## simon2share
module simon2share(clk, data_ina, data_inb, data_rdy, cipher_out, Done);
For scale: roughly 3400 cells after synthesis, roughly 130 I/O pins, ~33000 um^2 of cells after synthesis.
export LEC_CHECK = 0
export CAP_MARGIN = 20
export CORE_MARGIN = 2
export CORE_UTILIZATION = 72
export CTS_CLUSTER_DIAMETER = 29
export CTS_CLUSTER_SIZE = 50
export SETUP_SLACK_MARGIN = 0.39
export SLEW_MARGIN = 20
create_clock -name core_clock -period 2.58 [get_ports {clk}]
run.sh (not shown) runs the stock make flow with config.mk's settings and CLKGATE_MAP_FILE=.
The baseline finished but fails on setup timing.
Rerun with:
- CORE_UTILIZATION: 72 -> 40
- CTS_CLUSTER_DIAMETER: 29 -> unset
- CTS_CLUSTER_SIZE: 50 -> unset
- PLACE_DENSITY: unset -> 0.6
- SETUP_SLACK_MARGIN: 0.39 -> unset
- clock period: 2.58 -> 4.5 ns (I/O delays scaled with it)
Effect: The new run passed the timing, DRC and antenna checks. Final cell count came out higher by about 4.3%. Via count came out lower by about 17%. Sequential share of layout area came out higher by 4.0 points. Wire length came out lower by about 16%. Critical path depth came out lower by 4. Total power came out lower by about 54%. Non-clock buffer count came out lower by 167. Die size came out higher by 78%. Worst setup slack gets better by 0.74 ns. Combinational power came out lower by about 56%. Register-to-register slack gets better by 2.1 ns.
Rerun with:
- CAP_MARGIN: 20 -> 0
- CORE_UTILIZATION: 40 -> 72
- CTS_CLUSTER_SIZE: unset -> 14
- SLEW_MARGIN: 20 -> 30
- TNS_END_PERCENT: unset -> 65
- clock period: 4.5 -> 2.5 ns (I/O delays scaled with it)
What happened: The changed run reached the layout checks and failed them: setup timing. Setup slack gets worse by 0.81 ns. Design area rose by 3.6%. Sequential power rose by 67%. Synthesized area does not change. Die size fell by 44%. Routed wire length rose by 8.5%.
Rerun with:
- CAP_MARGIN: 0 -> 15
- CELL_PAD_IN_SITES_GLOBAL_PLACEMENT: unset -> 0
- CTS_CLUSTER_DIAMETER: unset -> 323
- CTS_CLUSTER_SIZE: 14 -> unset
- MAX_ROUTING_LAYER: unset -> met4
- PLACE_DENSITY: 0.6 -> 0.78
- SETUP_SLACK_MARGIN: unset -> -0.15
- SLEW_MARGIN: 30 -> 20
- TNS_END_PERCENT: 65 -> unset
The changed run produced a layout that fails on setup timing.
Global-route usage is higher by 1.1 points.
Power is higher slightly.
Count of clock-buffer cells in the layout is higher by 1.
Synthesized area does not change.
Design area is higher slightly.
Routed wire length is higher by a few percent.

========
v20:
Starting RTL as in the previous note.
clock: 2.5 ns
lec_check: 0
cap_margin: 15
cell_pad_in_sites_global_placement: 0
core_margin: 2
core_utilization: 72
cts_cluster_diameter: 377
cts_cluster_size: 14
hold_slack_margin: 0.29
max_routing_layer: met5
place_density: 0.78
setup_slack_margin: -0.15
slew_margin: 20
From the logs: v20 reached the end of the flow and failed the layout checks with negative setup slack.
Input changes introduced in v29 (baseline for comparison: v20):
-- flow/config.mk --
<<< v20, line 11
export CORE_UTILIZATION = 72
export CTS_CLUSTER_DIAMETER = 377
export CTS_CLUSTER_SIZE = 14
export HOLD_SLACK_MARGIN = 0.29
export MAX_ROUTING_LAYER = met5
>>> v29, line 11
export CORE_UTILIZATION = 72
export CTS_CLUSTER_DIAMETER = 323
export CTS_CLUSTER_SIZE = 14
export MAX_ROUTING_LAYER = met5
[summary]
Status v29: flow complete, layout not clean - negative setup slack. Between v20 and v29, the number of sequential cells does not differ in any meaningful way. Relative to v20, critical path depth has gone down in v29. v29 vs v20: final worst-path cycle share down in v29. ~same switching power total in v29 and v20. v20 → v29: flop share of the area roughly the same; met2 layer usage reported by global route roughly the same.
What v31 does differently from v29 at the input level:
==> flow/config.mk <==
export PLATFORM = sky130hd
export DESIGN_NAME = simon2share
export DESIGN_NICKNAME = simon2share
export VERILOG_FILES = /design/flow/design.v
export SDC_FILE = /design/flow/constraint.sdc
export NUM_CORES = 4
export LEC_CHECK = 0
export CAP_MARGIN = 20
export CORE_MARGIN = 9
export CORE_UTILIZATION = 72
export GPL_TIMING_DRIVEN = 0
export SLEW_MARGIN = 20
==> flow/constraint.sdc <==
create_clock -name core_clock -period 5.0 [get_ports {clk}]
set_input_delay 1.0000 -clock core_clock [delete_from_list [all_inputs] [get_ports {clk}]]
set_output_delay 1.0000 -clock core_clock [all_outputs]
set_load 0.01 [all_outputs]
==> comparison <==
Per the comparison of v31 with v29, sum of overflow across all layers after global routing ~0 delta, final total power now smaller.
v29 and v31: one clean run, v31; the rest did not finish clean.
v29 -> stages 100% | layout checks FAIL | negative setup slack
Against v29, v31 comes in 2.6 points higher on post-route core utilization.

========
Setup of tundra:
The RTL this note starts from:
==> flow/design.v <==
module p_datapath
	(clk, counter, data_ina, data_inb, data_rdy,key_ina, key_inb, cipher_out);
input clk, data_ina, data_inb;
input [1:0] data_rdy;
input [7:0] counter;
input [63:0] key_ina, key_inb;	
output [127:0] cipher_out;
wire [63:0] Xout_a, Xout_b, Yout_a, Yout_b;
data_share2 share_a(.clk(clk), .data_rdy(data_rdy), .counter(counter[0]), .data_in(data_ina), 
						 .key_in(key_ina), .X_out(Xout_a), .Y_out(Yout_a), .Y_in(Yout_b));				 
data_share2 share_b(.clk(clk), .data_rdy(data_rdy), .counter(counter[0]), .data_in(data_inb), 
						 .key_in(key_inb), .X_out(Xout_b), .Y_out(Yout_b), .Y_in(Yout_a));
wire [127:0] res1, res2;
reg sel1, sel2;
always @(*) begin
	if (134 <= counter) begin
		sel1 <= 1;
		sel2 <= 1;
	end
	else begin		
		sel1 <= 0;
		sel2 <= 0;
	end
end
quick_mux_128 SHARE_A_OUT_MUX_128( .in1({Xout_a, Yout_a}), .in2(128'd0), .out(res1), .sel(sel1) );
quick_mux_128 SHARE_B_OUT_MUX_128( .in1({Xout_b, Yout_b}), .in2(128'd0), .out(res2), .sel(sel2) );
assign cipher_out = res1 ^ res2;
endmodule  
module data_share2(clk, data_rdy, counter, data_in,key_in, X_out, Y_out, Y_in);
input clk, counter, data_in;
input [63:0] key_in;
input [1:0] data_rdy;	
input [63:0] Y_in;
output [63:0] X_out, Y_out;
reg [63:0] X, Y;
wire [63:0] XL1_1, XL2_1, XL8_1;
assign XL1_1 = {X[62:0], X[63]}; 
assign XL2_1 = {X[61:0], X[63:62]}; 
assign XL8_1 = {X[55:0], X[63:56]}; 
wire [63:0] YL1_1, YL8_2;
assign YL1_1 = {Y[62:0], Y[63]}; 
assign YL8_2 = {Y_in[55:0], Y_in[63:56]}; 
wire [63:0] sout1, sout2;
sub1 s1(Y, XL2_1, XL8_1, XL1_1, sout1);
sub1 s2(X, key_in, YL1_1, YL8_2, sout2);
always@(posedge clk)
begin
   if(data_rdy ==1) begin
		{X, Y} <= {data_in, X, Y[63:1]};
	end
	else if(data_rdy ==3) begin			
		if (counter == 1'b0) begin							
			X <= sout1 ;
			Y <= X;
		end
		else begin
			X <= sout2;
		end
	end
end
assign X_out = X;
assign Y_out = Y;
endmodule
module sub1(i1, i2, i3, i4, o1);
input [63:0] i1, i2, i3, i4;
output [63:0] o1;
wire [63:0] andout;
and4 a1(i3[3:0], i4[3:0], andout[3:0]);
and4 a2(i3[7:4], i4[7:4], andout[7:4]);
and4 a3(i3[11:8], i4[11:8], andout[11:8]);
and4 a4(i3[15:12], i4[15:12], andout[15:12]);
and4 a5(i3[19:16], i4[19:16], andout[19:16]);
and4 a6(i3[23:20], i4[23:20], andout[23:20]);
and4 a7(i3[27:24], i4[27:24], andout[27:24]);
and4 a8(i3[31:28], i4[31:28], andout[31:28]);
and4 a9(i3[35:32], i4[35:32], andout[35:32]);
and4 a10(i3[39:36], i4[39:36], andout[39:36]);
and4 a11(i3[43:40], i4[43:40], andout[43:40]);
and4 a12(i3[47:44], i4[47:44], andout[47:44]);
and4 a13(i3[51:48], i4[51:48], andout[51:48]);
and4 a14(i3[55:52], i4[55:52], andout[55:52]);
and4 a15(i3[59:56], i4[59:56], andout[59:56]);
and4 a16(i3[63:60], i4[63:60], andout[63:60]);
assign o1 = i1 ^ i2 ^ andout;
endmodule
module and4(a1, a2, andout);
input [3:0] a1,a2;
output [3:0] andout;
assign andout = a1 & a2;
endmodule
module quick_mux_128(in1, in2, out, sel);
input [127:0] in1,in2;
input sel;
output [127:0] out;
assign out = sel?(in1):in2;
endmodule	
`timescale 1ns / 1ps
module p_keysch10(clk, counter, data_in, data_rdy, key_out);
input clk, data_in;
input [1:0] data_rdy;
input [7:0] counter;
output [63:0] key_out;
reg [63:0] KX, KY;
localparam [0:67] Z = 68'b10101111011100000011010010011000101000010001111110010110110011101011;
localparam [63:0] c = 64'hfffffffffffffffc;
always@(posedge clk)
begin
	if(data_rdy == 2) begin
		{KX, KY} <= {data_in, KX, KY[63:1]};
	end
	else if(data_rdy == 3) begin
		if(counter[0] == 1'b1) begin
			KX <= c ^ Z[counter[7:1]] ^ KY ^ {KX[2:0],KX[63:3]} ^ {KX[3:0],KX[63:4]};
			KY <= KX;
		end
	end
end
assign key_out = KY ;
endmodule
`timescale 1ns / 1ps
module p_keysch11(clk, counter, data_in, data_rdy, key_out);
input clk, data_in;
input [1:0] data_rdy;
input [7:0] counter;
output [63:0] key_out;
reg [63:0] KX, KY;
always@(posedge clk)
begin
	if(data_rdy ==2) begin
		{KX, KY} <= {data_in, KX, KY[63:1]};
	end
	else if(data_rdy ==3) begin
		if(counter[0] == 1'b1) begin
			KX <= KY ^ {KX[2:0],KX[63:3]} ^ {KX[3:0],KX[63:4]};
			KY <= KX;
		end
	end
end
assign key_out = KY ;
endmodule
`timescale 1ns / 1ps
module simon2share(clk, data_ina, data_inb, data_rdy, cipher_out, Done);
input clk;
input data_ina, data_inb;
input [1:0] data_rdy;
output [127:0] cipher_out;
output reg Done;
reg [7:0] counter;
wire [63:0] keya, keyb;
always@(posedge clk)
begin
	if(data_rdy==0) begin
		counter <= 0;
	end
	else if(data_rdy ==3) begin			
		counter <= counter + 1;
	end
end
always @(posedge clk) begin
	if(data_rdy == 3 && (counter == 135))
		Done <= 1;			
	else
		Done <= 0;
end
p_datapath mydatapath(.clk(clk), .counter(counter), 
							 .data_ina(data_ina), .data_inb(data_inb),
							 .data_rdy(data_rdy), 
							 .key_ina(keya), .key_inb(keyb), 
							 .cipher_out(cipher_out));
p_keysch10 mykeysch_a(.clk(clk), .counter(counter), 
							 .data_in(data_ina), .data_rdy(data_rdy), .key_out(keya));
p_keysch11 mykeysch_b(.clk(clk), .counter(counter), 
							 .data_in(data_inb), .data_rdy(data_rdy), .key_out(keyb));						 
endmodule
make LEC_CHECK=0 ABC_AREA=1 CAP_MARGIN=0 CORE_MARGIN=2 CORE_UTILIZATION=72 CTS_CLUSTER_SIZE=10 PLACE_DENSITY=0.41 SETUP_SLACK_MARGIN=0.53 SLEW_MARGIN=20 finish   # period 2.19 ns
Final checks on tundra, whose flow otherwise completed, came back failing, citing negative setup slack.
### tundra -> maple
==> flow/config.mk <==
export PLATFORM = sky130hd
export DESIGN_NAME = simon2share
export DESIGN_NICKNAME = simon2share
export VERILOG_FILES = /design/flow/design.v
export SDC_FILE = /design/flow/constraint.sdc
export NUM_CORES = 4
export LEC_CHECK = 0
export CAP_MARGIN = 20
export CORE_MARGIN = 2
export CORE_UTILIZATION = 70
export CTS_CLUSTER_SIZE = 50
export SLEW_MARGIN = 20
==> flow/constraint.sdc <==
create_clock -name core_clock -period 2.58 [get_ports {clk}]
set_input_delay 0.5160 -clock core_clock [delete_from_list [all_inputs] [get_ports {clk}]]
set_output_delay 0.5160 -clock core_clock [all_outputs]
set_load 0.01 [all_outputs]
### Flow results
As for a clean layout from maple and tundra, there is none.
[maple] flow finished | final checks: failed | reasons: negative setup slack
tundra had finished all stages when the layout checks came back failing, citing negative setup slack.
Compared to tundra, maple has number of cells in Yosys stat 547 lower.
maple falls short of tundra in floorplan core area.
The peak supply drop of maple was superior to that of tundra.
Changes observed in maple relative to tundra: net total in the final layout went down by 630, combinational power was more or less identical, gate count after technology mapping lost 547.
Post-layout utilization of the core, maple and tundra: smaller value in maple
What fjord does differently from maple at the input level:
--- a/flow/config.mk
+++ b/flow/config.mk
@@ -6,7 +6,10 @@
 export NUM_CORES = 4
 export LEC_CHECK = 0
+export ABC_AREA = 1
 export CAP_MARGIN = 20
 export CORE_MARGIN = 2
-export CORE_UTILIZATION = 70
-export CTS_CLUSTER_SIZE = 50
+export CORE_UTILIZATION = 72
+export CTS_CLUSTER_DIAMETER = 340
+export CTS_CLUSTER_SIZE = 14
+export PLACE_DENSITY = 0.39
 export SLEW_MARGIN = 20
==> flow/constraint.sdc <==
create_clock -name core_clock -period 2.5 [get_ports {clk}]
set_input_delay 0.5000 -clock core_clock [delete_from_list [all_inputs] [get_ports {clk}]]
set_output_delay 0.5000 -clock core_clock [all_outputs]
set_load 0.01 [all_outputs]
### Flow results
[maple] flow finished | final checks: failed | reasons: negative setup slack. fjord -> stages 100% | layout checks FAIL | negative setup slack. Cell count in the Yosys report (lower): maple. Delta (fjord minus maple): synthesized-area fraction occupied by ao, oa, aoi and oai cells picked up an extra 7.3 points; routability congestion estimate picked up an extra 0.070; share of cell area taken by multi-input logic gates lost 0.85 points; clock skew picked up an extra 14 ps. Diff maple -> fjord: synthesized area grew by about 2.3%; share of the cycle needed by the critical path after routing picked up an extra 3.3 points; total length of routed wires +12%; clock network fraction of design power fell by 0.6 points. fjord vs. maple: die size now smaller; combinational group share of total power lower.
--- input diff fjord..willow ---
--- a/flow/config.mk
+++ b/flow/config.mk
@@ -7,9 +7,12 @@
 export LEC_CHECK = 0
 export ABC_AREA = 1
-export CAP_MARGIN = 20
+export CAP_MARGIN = 15
+export CELL_PAD_IN_SITES_GLOBAL_PLACEMENT = 0
 export CORE_MARGIN = 2
 export CORE_UTILIZATION = 72
-export CTS_CLUSTER_DIAMETER = 340
+export CTS_CLUSTER_DIAMETER = 323
 export CTS_CLUSTER_SIZE = 14
-export PLACE_DENSITY = 0.39
+export MAX_ROUTING_LAYER = met5
+export PLACE_DENSITY_LB_ADDON = 0.02
+export SETUP_SLACK_MARGIN = 0.72
 export SLEW_MARGIN = 20
### Flow results
- Diff fjord -> willow: final worst-path setup slack went down by 230 ps, non-clock buffer count in the final layout went up, final setup violation count shows an increase of about 2.4%, total wirelength of the detailed-routed design higher.
- Relative to fjord, willow improves first-pass GRT wire length.
- The runs compared here, fjord and willow, all ended either early or with open violations.
- Although willow finished all stages, its layout failed final checks on negative setup slack.
Input-level comparison between ember and willow:
==> flow/config.mk <==
export PLATFORM = sky130hd
export DESIGN_NAME = simon2share
export DESIGN_NICKNAME = simon2share
export VERILOG_FILES = /design/flow/design.v
export SDC_FILE = /design/flow/constraint.sdc
export NUM_CORES = 4
export LEC_CHECK = 0
export CAP_MARGIN = 0
export CORE_MARGIN = 2
export CORE_UTILIZATION = 72
export CTS_CLUSTER_DIAMETER = 373
export CTS_CLUSTER_SIZE = 14
export PLACE_DENSITY = 0.6
export SLEW_MARGIN = 20
--- outcome ---
Compared with willow, in ember multi-input combinational area share grew by 2.3 points, proportion of cell area occupied by registers now larger, sum of routed wire length over all layers saw a decrease, number of fill cells in the layout -110, power spent charging and discharging nets +13%. ember finished all stages; layout check result: FAIL, due to negative setup slack. willow: all stages done; final checks FAILED (negative setup slack). [ember] pin count of the biggest net entering global routing fell about 4% relative to willow. Delta(die span in x, ember - willow) < 0. Against willow as the reference, ember delivers a higher worst setup slack. Overall power on ember is up relative to willow. NOTE: power share of the combinational group in ember exceeds that of willow.
Relative to ember, the following input files were edited for amber:
--- a/flow/config.mk
+++ b/flow/config.mk
@@ -6,9 +6,10 @@
 export NUM_CORES = 4
 export LEC_CHECK = 0
+export ABC_AREA = 1
 export CAP_MARGIN = 0
 export CORE_MARGIN = 2
 export CORE_UTILIZATION = 72
-export CTS_CLUSTER_DIAMETER = 373
-export CTS_CLUSTER_SIZE = 14
+export CTS_CLUSTER_SIZE = 95
 export PLACE_DENSITY = 0.6
+export SETUP_SLACK_MARGIN = -0.12
 export SLEW_MARGIN = 20
==> flow/constraint.sdc <==
create_clock -name core_clock -period 2.19 [get_ports {clk}]
set_input_delay 0.4380 -clock core_clock [delete_from_list [all_inputs] [get_ports {clk}]]
set_output_delay 0.4380 -clock core_clock [all_outputs]
set_load 0.01 [all_outputs]
### Flow results
Post-CTS clock slew at the launch and capture registers of the worst setup and hold paths for amber is lower than for ember. ember -> amber: average cell area after synthesis decreased by more than 10%. amber against ember: boundary pin count did not really move, cell count went up. Per the comparison of amber with ember, die size rose 1100 sq um; worst setup slack fell 360 ps; simple-gate portion of the synthesized area rose 5.1 points; multiplexer share of the synthesized area fell 4.5 points. Slowest stage cell on the critical path = nor4_4: ember; slowest stage cell on the critical path = dfxtp_2: amber. Diff ember -> amber: routed wire length climbed 12,000 microns, via count of the routed design rose 5,164, via count of the first global-routing pass increased 4,824. Every stage of amber finished as expected; the final checks, on the other hand, flagged negative setup slack, which means the layout fails.
Power and IR drop assume default switching activity.
